maple:
Design distorter_pipelined_368, start of the top module:
module distorter_pipelined_368 #(parameter INT_WIDTH = 4,
                                 FRACT_WIDTH = 12,
                                 DATA_WIDTH = INT_WIDTH + FRACT_WIDTH)
                                (input wire clk_368,
                                 input wire rst_n,
                                 input wire signed [DATA_WIDTH-1 : 0] in_r,
                                 input wire signed [DATA_WIDTH-1 : 0] in_i,
                                 input wire signed [DATA_WIDTH-1 : 0] a10_r,
                                 input wire signed [DATA_WIDTH-1 : 0] a10_i,
                                 input wire signed [DATA_WIDTH-1 : 0] a30_r,
                                 input wire signed [DATA_WIDTH-1 : 0] a30_i,
                                 input wire signed [DATA_WIDTH-1 : 0] a50_r,
                                 input wire signed [DATA_WIDTH-1 : 0] a50_i,
                                 output reg signed [DATA_WIDTH-1 : 0] out_r,
                                 output reg signed [DATA_WIDTH-1 : 0] out_i);
    wire signed [2*DATA_WIDTH-1 : 0] xin_r, xin_i;
    wire signed [DATA_WIDTH-1 : 0] xin_trunc_r, xin_trunc_i;
    wire signed [DATA_WIDTH-1 : 0] abs_squared;
    wire signed [2*DATA_WIDTH-1 : 0] abs_pwr_four;
    wire signed [DATA_WIDTH-1 : 0] abs_pwr_four_trunc;
    wire signed [2*DATA_WIDTH-1 : 0] half_mul1_r;
    wire signed [DATA_WIDTH-1 : 0] half_mul1_trunc_r;
  ...
Size: about 11000 cells after synthesis, about 610 flip-flops.
clock: 6.83 ns
lec_check: 0
cap_margin: 15
core_margin: 2
core_utilization: 72
cts_cluster_size: 72
hold_slack_margin: -0.08
setup_slack_margin: 0.64
slew_margin: 40
run.sh (not shown) runs the stock make flow with config.mk's settings and CLKGATE_MAP_FILE=.
maple finished all stages; layout check result: FAIL, due to negative setup slack.
The inputs of cedar differ from those of maple as listed below.
# maple
export LEC_CHECK = 0
export CAP_MARGIN = 15
export CORE_MARGIN = 2
export CORE_UTILIZATION = 72
export CTS_CLUSTER_SIZE = 72
export HOLD_SLACK_MARGIN = -0.08
export SETUP_SLACK_MARGIN = 0.64
export SLEW_MARGIN = 40
create_clock -name core_clock -period 6.83 [get_ports {clk_368}]
# cedar
export LEC_CHECK = 0
export CAP_MARGIN = 20
export CORE_MARGIN = 2
export CORE_UTILIZATION = 9
export SLEW_MARGIN = 20
create_clock -name core_clock -period 9.0 [get_ports {clk_368}]
[summary]
- cedar: PASS, flow complete, no timing, DRC or antenna violations
- cedar vs maple: design area up in cedar
- Changes observed in cedar relative to maple: post-layout utilization of the core dropped 74 points.
- Looking at top metal layer carrying routed signals, the met5 result is from maple; the met4 one comes from cedar.
- In the tables for maple and cedar, final critical path time including I/O delays and setup reads higher with cedar.
- Diff maple -> cedar: global-route wire length before repair climbed 21000 µm, hold slack increased by 3.8 ps relative to the old numbers.

job 101:
distorter_pipelined_368 again, from the RTL that the note above started with.
==> flow/config.mk <==
export PLATFORM = sky130hd
export DESIGN_NAME = distorter_pipelined_368
export DESIGN_NICKNAME = distorter_pipelined_368
export VERILOG_FILES = /design/flow/design.v
export SDC_FILE = /design/flow/constraint.sdc
export NUM_CORES = 4
export LEC_CHECK = 0
export ABC_AREA = 0
export CAP_MARGIN = 40
export CELL_PAD_IN_SITES_GLOBAL_PLACEMENT = 0
export CORE_ASPECT_RATIO = 0.99
export CORE_MARGIN = 2
export CORE_UTILIZATION = 72
export HOLD_SLACK_MARGIN = 0.06
export MIN_ROUTING_LAYER = met1
export PLACE_DENSITY = 0.64
export SETUP_SLACK_MARGIN = 0.76
export SLEW_MARGIN = 5
export TNS_END_PERCENT = 40
==> flow/constraint.sdc <==
create_clock -name core_clock -period 7.3 [get_ports {clk_368}]
set_input_delay 1.4600 -clock core_clock [delete_from_list [all_inputs] [get_ports {clk_368}]]
set_output_delay 1.4600 -clock core_clock [all_outputs]
set_load 0.01 [all_outputs]
Job 101 -> stages 100% | layout checks FAIL | negative setup slack
#### Input delta (job 102 over job 101)
Settings: removing CELL_PAD_IN_SITES_GLOBAL_PLACEMENT (formerly 0); removing CORE_ASPECT_RATIO (formerly 0.99); removing ABC_AREA (formerly 0); changing SLEW_MARGIN from 5 to 20; removing PLACE_DENSITY (formerly 0.64); removing SETUP_SLACK_MARGIN (formerly 0.76); changing CAP_MARGIN from 40 to 20; removing MIN_ROUTING_LAYER (formerly met1); changing CORE_UTILIZATION from 72 to 40; removing HOLD_SLACK_MARGIN (formerly 0.06); removing TNS_END_PERCENT (formerly 40); changing the clock period (ns, I/O delays scaled along) from 7.3 to 9.0.
Findings:
Job 102: no failed stages, no open violations at the end. From job 101 to job 102 the numbers moved as follows: global-route usage now smaller, met1 wire length higher. [job 102] detailed-route wire length fell 4.7% relative to job 101. A slowest cell on the critical path of sky130_fd_sc_hd__fa_2 is what job 101 shows, while sky130_fd_sc_hd__dfrtp_1 belongs to job 102. Max freq job 101 -> job 102: degraded. The lower length of the first detailed-routing pass in iterations came out of job 102. Diode insertion count for antenna repair (higher): job 102.
The following lists how job 103 was set up differently from job 102:
Settings: CTS_CLUSTER_DIAMETER newly set to 93; CORE_UTILIZATION changed from 40 to 70; SETUP_SLACK_MARGIN newly set to 0.74; the clock period (ns, I/O delays scaled along) changed from 9.0 to 3.68.
## What came out
Detailed placer's ending HPWL (lower): job 102. The met1 track demand over resource in global routing in job 103 was higher than what job 102 gave. Across job 102 and job 103, a clean result was obtained everywhere but in job 103. Job 103 against job 102; width of the chip is down by more than 10%. Looking at die size, job 103 sits 43% lower than job 102 does. Higher number of stages on the worst setup path among job 102 and job 103: job 103. Taking job 102 as the reference, in job 103 routed wire length up 14%; iteration count of the initial detailed-routing pass up 2; slew of the pin with the lowest slew margin up 0.11 ns. Comparing job 102 and job 103, the higher length of routed met2 wiring was measured on job 103.

The RTL this note starts from:
==> flow/design.v <==
module distorter_pipelined_368 #(parameter INT_WIDTH = 4,
                                 FRACT_WIDTH = 12,
                                 DATA_WIDTH = INT_WIDTH + FRACT_WIDTH)
                                (input wire clk_368,
                                 input wire rst_n,
                                 input wire signed [DATA_WIDTH-1 : 0] in_r,
                                 input wire signed [DATA_WIDTH-1 : 0] in_i,
                                 input wire signed [DATA_WIDTH-1 : 0] a10_r,
                                 input wire signed [DATA_WIDTH-1 : 0] a10_i,
                                 input wire signed [DATA_WIDTH-1 : 0] a30_r,
                                 input wire signed [DATA_WIDTH-1 : 0] a30_i,
                                 input wire signed [DATA_WIDTH-1 : 0] a50_r,
                                 input wire signed [DATA_WIDTH-1 : 0] a50_i,
                                 output reg signed [DATA_WIDTH-1 : 0] out_r,
                                 output reg signed [DATA_WIDTH-1 : 0] out_i);
    wire signed [2*DATA_WIDTH-1 : 0] xin_r, xin_i;
    wire signed [DATA_WIDTH-1 : 0] xin_trunc_r, xin_trunc_i;
    wire signed [DATA_WIDTH-1 : 0] abs_squared;
    wire signed [2*DATA_WIDTH-1 : 0] abs_pwr_four;
    wire signed [DATA_WIDTH-1 : 0] abs_pwr_four_trunc;
    wire signed [2*DATA_WIDTH-1 : 0] half_mul1_r;
    wire signed [DATA_WIDTH-1 : 0] half_mul1_trunc_r;
    wire signed [2*DATA_WIDTH-1 : 0] half_mul1_i;
    wire signed [DATA_WIDTH-1 : 0] half_mul1_trunc_i;
    wire signed [DATA_WIDTH-1 : 0] add1_r;
    wire signed [DATA_WIDTH-1 : 0] add1_i;
    wire signed [2*DATA_WIDTH-1 : 0] half_mul2_r;
    wire signed [DATA_WIDTH-1 : 0] half_mul2_trunc_r;
    wire signed [2*DATA_WIDTH-1 : 0] half_mul2_i;
    wire signed [DATA_WIDTH-1 : 0] half_mul2_trunc_i;
    wire signed [DATA_WIDTH-1 : 0] add2_r;
    wire signed [DATA_WIDTH-1 : 0] add2_i;
    wire signed [2*DATA_WIDTH-1 : 0] mul1;
    wire signed [DATA_WIDTH-1 : 0] mul1_trunc;
    wire signed [2*DATA_WIDTH-1 : 0] mul2;
    wire signed [DATA_WIDTH-1 : 0] mul2_trunc;
    wire signed [2*DATA_WIDTH-1 : 0] mul3;
    wire signed [DATA_WIDTH-1 : 0] mul3_trunc;
    wire signed [2*DATA_WIDTH-1 : 0] mul4;
    wire signed [DATA_WIDTH-1 : 0] mul4_trunc;
    reg signed [DATA_WIDTH-1 : 0] in_r_reg1, in_i_reg1, in_r_reg2, in_i_reg2, in_r_reg3, in_i_reg3, in_r_reg4, in_i_reg4;
    wire signed [DATA_WIDTH-1 : 0] out_r_comb, out_i_comb;
    reg signed [DATA_WIDTH-1 : 0] a10_r_reg1, a10_i_reg1, a10_r_reg2, a10_i_reg2, a10_r_reg3, a10_i_reg3;
    reg signed [DATA_WIDTH-1 : 0] a30_r_reg1, a30_i_reg1, a30_r_reg2, a30_i_reg2;
    reg signed [DATA_WIDTH-1 : 0] a50_r_reg1, a50_i_reg1, a50_r_reg2, a50_i_reg2, a50_r_reg3, a50_i_reg3;
    reg signed [DATA_WIDTH-1 : 0] abs_squared_reg;
    reg signed [DATA_WIDTH-1 : 0] half_mul1_trunc_r_reg, half_mul1_trunc_i_reg;
    reg signed [DATA_WIDTH-1 : 0] abs_pwr_four_trunc_reg;
    reg signed [DATA_WIDTH-1 : 0] add1_r_reg, add1_i_reg;
    reg signed [DATA_WIDTH-1 : 0] half_mul2_trunc_r_reg, half_mul2_trunc_i_reg;
    reg signed [DATA_WIDTH-1 : 0] add2_r_reg;
    reg signed [DATA_WIDTH-1 : 0] add2_i_reg;
    reg signed [DATA_WIDTH-1 : 0] in_r_reg5, in_i_reg5;
    always@(posedge clk_368 or negedge rst_n)
    begin
        if (!rst_n)
        begin
            in_r_reg1              <= 'd0;
            in_i_reg1              <= 'd0;
            in_r_reg2              <= 'd0;
            in_i_reg2              <= 'd0;
            in_r_reg3              <= 'd0;
            in_i_reg3              <= 'd0;
            in_r_reg4              <= 'd0;
            in_i_reg4              <= 'd0;
            out_r                  <= 'd0;
            out_i                  <= 'd0;
            a10_r_reg1             <= 'd0;
            a10_i_reg1             <= 'd0;
            a10_r_reg2             <= 'd0;
            a10_i_reg2             <= 'd0;
            a10_r_reg3             <= 'd0;
            a10_i_reg3             <= 'd0;
            a30_r_reg1             <= 'd0;
            a30_i_reg1             <= 'd0;
            a30_r_reg2             <= 'd0;
            a30_i_reg2             <= 'd0;
            a50_r_reg1             <= 'd0;
            a50_i_reg1             <= 'd0;
            a50_r_reg2             <= 'd0;
            a50_i_reg2             <= 'd0;
            a50_r_reg3             <= 'd0;
            a50_i_reg3             <= 'd0;
            abs_squared_reg        <= 'd0;
            half_mul1_trunc_r_reg  <= 'd0;
            half_mul1_trunc_i_reg  <= 'd0;
            abs_pwr_four_trunc_reg <= 'd0;
            add1_r_reg             <= 'd0;
            add1_i_reg             <= 'd0;
            half_mul2_trunc_r_reg  <= 'd0;
            half_mul2_trunc_i_reg  <= 'd0;
            add2_r_reg             <= 'd0;
            add2_i_reg             <= 'd0;
            in_r_reg5              <= 'd0;
            in_i_reg5              <= 'd0;
        end
        else
        begin
            in_r_reg1              <= in_r;
            in_i_reg1              <= in_i;
            in_r_reg2              <= in_r_reg1;
            in_i_reg2              <= in_i_reg1;
            in_r_reg3              <= in_r_reg2;
            in_i_reg3              <= in_i_reg2;
            in_r_reg4              <= in_r_reg3;
            in_i_reg4              <= in_i_reg3;
            out_r                  <= out_r_comb;
            out_i                  <= out_i_comb;
            a10_r_reg1             <= a10_r;
            a10_i_reg1             <= a10_i;
            a10_r_reg2             <= a10_r_reg1;
            a10_i_reg2             <= a10_i_reg1;
            a10_r_reg3             <= a10_r_reg2;
            a10_i_reg3             <= a10_i_reg2;
            a30_r_reg1             <= a30_r;
            a30_i_reg1             <= a30_i;
            a30_r_reg2             <= a30_r_reg1;
            a30_i_reg2             <= a30_i_reg1;
            a50_r_reg1             <= a50_r;
            a50_i_reg1             <= a50_i;
            a50_r_reg2             <= a50_r_reg1;
            a50_i_reg2             <= a50_i_reg1;
            a50_r_reg3             <= a50_r_reg2;
            a50_i_reg3             <= a50_i_reg2;
            abs_squared_reg        <= abs_squared;
            half_mul1_trunc_r_reg  <= half_mul1_trunc_r;
            half_mul1_trunc_i_reg  <= half_mul1_trunc_i;
            abs_pwr_four_trunc_reg <= abs_pwr_four_trunc;
            add1_r_reg             <= add1_r;
            add1_i_reg             <= add1_i;
            half_mul2_trunc_r_reg  <= half_mul2_trunc_r;
            half_mul2_trunc_i_reg  <= half_mul2_trunc_i;
            add2_r_reg             <= add2_r;
            add2_i_reg             <= add2_i;
            in_r_reg5              <= in_r_reg4;
            in_i_reg5              <= in_i_reg4;
        end
    end
    assign xin_r       = in_r_reg1 * in_r_reg1;
    assign xin_trunc_r = xin_r >> (FRACT_WIDTH);
    assign xin_i       = in_i_reg1 * in_i_reg1;
    assign xin_trunc_i = xin_i >> (FRACT_WIDTH);
    assign abs_squared = xin_trunc_r + xin_trunc_i;
    assign abs_pwr_four       = abs_squared_reg * abs_squared_reg;
    assign abs_pwr_four_trunc = abs_pwr_four >> (FRACT_WIDTH);
    assign half_mul1_r       = abs_squared_reg * a30_r_reg2;
    assign half_mul1_trunc_r = half_mul1_r >> (FRACT_WIDTH);
    assign half_mul1_i       = abs_squared_reg * a30_i_reg2;
    assign half_mul1_trunc_i = half_mul1_i >> (FRACT_WIDTH);
    assign add1_r = half_mul1_trunc_r_reg + a10_r_reg3;
    assign add1_i = half_mul1_trunc_i_reg + a10_i_reg3;
    assign half_mul2_r       = abs_pwr_four_trunc_reg * a50_r_reg3;
    assign half_mul2_trunc_r = half_mul2_r >> (FRACT_WIDTH);
    assign half_mul2_i       = abs_pwr_four_trunc_reg * a50_i_reg3;
    assign half_mul2_trunc_i = half_mul2_i >> (FRACT_WIDTH);
    assign add2_r = half_mul2_trunc_r_reg + add1_r_reg;
    assign add2_i = half_mul2_trunc_i_reg + add1_i_reg;
    assign mul1       = add2_r_reg * in_r_reg5;
    assign mul1_trunc = mul1 >> (FRACT_WIDTH);
    assign mul2       = add2_i_reg * in_i_reg5;
    assign mul2_trunc = mul2 >> (FRACT_WIDTH);
    assign mul3       = add2_r_reg * in_i_reg5;
    assign mul3_trunc = mul3 >> (FRACT_WIDTH);
    assign mul4       = add2_i_reg * in_r_reg5;
    assign mul4_trunc = mul4 >> (FRACT_WIDTH);
    assign out_r_comb = mul1_trunc - mul2_trunc;
    assign out_i_comb = mul3_trunc + mul4_trunc;
endmodule
export LEC_CHECK = 0
export ABC_AREA = 1
export CAP_MARGIN = 20
export CELL_PAD_IN_SITES_DETAIL_PLACEMENT = 1
export CELL_PAD_IN_SITES_GLOBAL_PLACEMENT = 1
export CORE_ASPECT_RATIO = 0.81
export CORE_MARGIN = 2
export CORE_UTILIZATION = 40
export CTS_CLUSTER_DIAMETER = 283
export GPL_ROUTABILITY_DRIVEN = 1
export GPL_TIMING_DRIVEN = 0
export HOLD_SLACK_MARGIN = 0.07
export PLACE_DENSITY_LB_ADDON = 0.01
export SETUP_SLACK_MARGIN = -0.79
export SLEW_MARGIN = 35
create_clock -name core_clock -period 9.0 [get_ports {clk_368}]
The starting point produced a layout that fails on negative setup slack.
Then changed:
ABC_AREA = not set   (was 1)
CELL_PAD_IN_SITES_DETAIL_PLACEMENT = not set   (was 1)
CELL_PAD_IN_SITES_GLOBAL_PLACEMENT = 2   (was 1)
CORE_ASPECT_RATIO = not set   (was 0.81)
CORE_UTILIZATION = 32   (was 40)
CTS_CLUSTER_DIAMETER = not set   (was 283)
GPL_ROUTABILITY_DRIVEN = not set   (was 1)
GPL_TIMING_DRIVEN = not set   (was 0)
HOLD_SLACK_MARGIN = not set   (was 0.07)
PLACE_DENSITY_LB_ADDON = not set   (was 0.01)
SETUP_SLACK_MARGIN = not set   (was -0.79)
SLEW_MARGIN = 25   (was 35)
clock period = 13.9 ns   (was 9.0 ns; I/O delays follow)
After rerunning:
- This time the run went through all stages and came out clean
- synthesized cell count drops by 16%
- worst setup slack improves by 5700 ps
- core utilization drops by 8.6 points
- non-clock buffer count drops by 348
- synthesized area drops by 4.5%
- clock-buffer cell count climbs by 20
- critical path depth climbs by 5
- cell area drops by 4.0%
Then changed:
CELL_PAD_IN_SITES_GLOBAL_PLACEMENT = not set   (was 2)
CORE_UTILIZATION = 64   (was 32)
SLEW_MARGIN = 20   (was 25)
clock period = 3.68 ns   (was 13.9 ns; I/O delays follow)
- The changed run finished but failed the layout checks on negative setup slack
- design area is higher by roughly a tenth
- synthesized area does not change
- count of clock-buffer cells in the layout is lower by 20
- first-iteration DRC count is higher by well over a third
- routed wire length is lower by a few percent
- die size is lower by well over a third
- via count is higher by roughly a tenth
- cell count is lower by a few percent
- maximum frequency is higher by about a fifth
Then changed:
CELL_PAD_IN_SITES_GLOBAL_PLACEMENT = 0   (was not set)
CORE_UTILIZATION = 32   (was 64)
MIN_ROUTING_LAYER = met2   (was not set)
SLEW_MARGIN = 25   (was 20)
clock period = 13.9 ns   (was 3.68 ns; I/O delays follow)
With this change the flow completed without violations.
Worst setup slack is better by 8800 ps.
Non-clock buffer count drops by 1561.
Via count went up by about 22%.
Global-route usage drops by 10 points.
Routed wire length drops by about 4%.
